## build 78
Design CPU, start of the top module:
module CPU(result,pc_value,r0_value,rf_we,instr,rst, clk);
input clk;
input rst;
input [15:0] instr;
output [15:0] result;
output [15:0] pc_value;
output [15:0] r0_value;
output rf_we;
wire [15:0] r0;
wire [15:0]out_ireg;
wire [3:0]out_idec_to_addrRdest;
wire [3:0]out_idec_to_addrRsrc;
wire [2:0]out_idec_to_alu_select;
wire [3:0]out_immHigh_idec;
wire out_wr_en_idec;
wire out_arith_mux_select0_idec;
wire out_arith_mux_select1_idec;
wire [15:0]out_arith_mux_to_alu_input;
wire [15:0] out_rfRsrc_to_arith_mux;
wire [15:0] out_imm_sign_extended_to_arith_mux;
wire [15:0] out_imm_zero_extended_to_arith_mux;
wire [15:0]out_rfRdest_to_alu;
wire [15:0] out_alu_to_mux;
wire C,V,N,Z;
wire [15:0] out_muxload;
wire select_mux_load;
wire select_mux_mov;
wire [15:0] out_left_shifted_to_muxload_in;
wire [15:0] out_ram_to_muxload_in;
wire ram_en;
wire [15:0]out_pc;
assign pc_value = out_pc;
assign r0_value = r0;
assign rf_we = out_wr_en_idec;
wire [2:0]select_mux_which_load;
wire [15:0] out_mov_mux;
wire [15:0] out_mux_to_rf;
assign result = out_mux_to_rf;
  ...
Size in the first run: ~3000 cells after synthesis, ~550 flip-flops, about 67 I/O pins.
export LEC_CHECK = 0
export ABC_AREA = 0
export CAP_MARGIN = 5
export CELL_PAD_IN_SITES_DETAIL_PLACEMENT = 0
export CELL_PAD_IN_SITES_GLOBAL_PLACEMENT = 3
export CORE_ASPECT_RATIO = 0.5
export CORE_MARGIN = 7
export CORE_UTILIZATION = 23
export CTS_CLUSTER_DIAMETER = 58
export CTS_CLUSTER_SIZE = 23
export GPL_ROUTABILITY_DRIVEN = 1
export GPL_TIMING_DRIVEN = 0
export HOLD_SLACK_MARGIN = 0.01
export MAX_ROUTING_LAYER = met4
export PLACE_DENSITY = 0.86
export SLEW_MARGIN = 40
export TNS_END_PERCENT = 80
create_clock -name core_clock -period 5.57 [get_ports {clk}]
run.sh (not shown) runs the stock make flow with config.mk's settings and CLKGATE_MAP_FILE=.
| build 78 | all stages done | FAIL | negative setup slack |
Changes in build 98 relative to build 78:
- a deleted MAX_ROUTING_LAYER that had been met4
- a change of CTS_CLUSTER_DIAMETER from 58 to 91
- an added SETUP_SLACK_MARGIN of -0.94
- a change of CELL_PAD_IN_SITES_GLOBAL_PLACEMENT from 3 to 2
- a deleted CTS_CLUSTER_SIZE that had been 23
- a change of CELL_PAD_IN_SITES_DETAIL_PLACEMENT from 0 to 2
- a change of the clock period (ns, I/O delays scaled along) from 5.57 to 15.2
Findings:
Comparing build 78 and build 98, the one run not ending clean was build 78.
Going from build 78 to build 98, number of nets in the finished design shrank by a few percent.
A topmost layer with routed signal wires of met5 is what build 98 shows, while met4 belongs to build 78.
For summed area of non-filler cells in the final layout, dividing the value from build 98 by the value from build 78 gives 0.880.
Relative to build 78, the clock power measured on build 98 has decreased by more than half.
Comparing build 78 and build 98, the lower share of power burned in registers is on build 78.
Relative to build 98, the following input files were edited for build 29:
- a change of CORE_UTILIZATION from 23 to 56
- an added PLACE_DENSITY_LB_ADDON of 0.23
- a change of CELL_PAD_IN_SITES_DETAIL_PLACEMENT from 2 to 0
- a change of TNS_END_PERCENT from 80 to 35
- a change of CORE_MARGIN from 7 to 2
- a change of SETUP_SLACK_MARGIN from -0.94 to 1.52
- a change of CELL_PAD_IN_SITES_GLOBAL_PLACEMENT from 2 to 0
- a deleted GPL_TIMING_DRIVEN that had been 0
- a change of CORE_ASPECT_RATIO from 0.5 to 1.19
- a deleted PLACE_DENSITY that had been 0.86
- a change of the clock period (ns, I/O delays scaled along) from 15.2 to 5.22
Results
Build 29 vs build 98: die height down in build 29
Sequential power up about 170% in build 29 wrt build 98
Build 29 had finished all stages when the layout checks came back failing, citing negative setup slack.
What build 29 reported for number of vias after detailed routing has to be multiplied by 0.946 to get the figure for build 98.
Build 98 has higher global-route wire length before repair than build 29.
Cell type of the slowest stage on the worst timing path: sky130_fd_sc_hd__dfrtp_4 -> build 29, sky130_fd_sc_hd__a31oi_2 -> build 98
Sort build 98 and build 29 by final clock period utilization by the worst path, ascending, and build 98 comes first.
Changes in build 24 relative to build 29:
- a change of CAP_MARGIN from 5 to 40
- an added PLACE_DENSITY of 0.6
- a change of CORE_ASPECT_RATIO from 1.19 to 0.56
- a deleted GPL_ROUTABILITY_DRIVEN that had been 1
- a deleted HOLD_SLACK_MARGIN that had been 0.01
- an added GPL_TIMING_DRIVEN of 1
- a change of SLEW_MARGIN from 40 to 5
- a change of CELL_PAD_IN_SITES_DETAIL_PLACEMENT from 0 to 1
- a change of CORE_UTILIZATION from 56 to 40
- a deleted CTS_CLUSTER_DIAMETER that had been 91
- a deleted PLACE_DENSITY_LB_ADDON that had been 0.23
- a change of CELL_PAD_IN_SITES_GLOBAL_PLACEMENT from 0 to 1
- a change of CORE_MARGIN from 2 to 6
- a change of ABC_AREA from 0 to 1
- a change of TNS_END_PERCENT from 35 to 55
- a deleted SETUP_SLACK_MARGIN that had been 1.52
- a change of the clock period (ns, I/O delays scaled along) from 5.22 to 12.9
Findings:
- Build 29 ended up with met2 as its busiest metal layer after global routing; build 24 ended up with met1.
- Build 24 completed end to end with timing, DRC and antenna clean.
- Build 24 ends up with lower combinational power than build 29 does.
- Compared with build 29, build 24 shows a total via count in the routed design that is about 5% lower.
- Of build 24 and build 29, it is build 24 that has the lower relative slew slack.
- Looking only at placement row count, and setting everything else aside, the lower value of build 29 and build 24 goes to build 24.
No activity file was given, so power comes from the tool's default toggle rates.
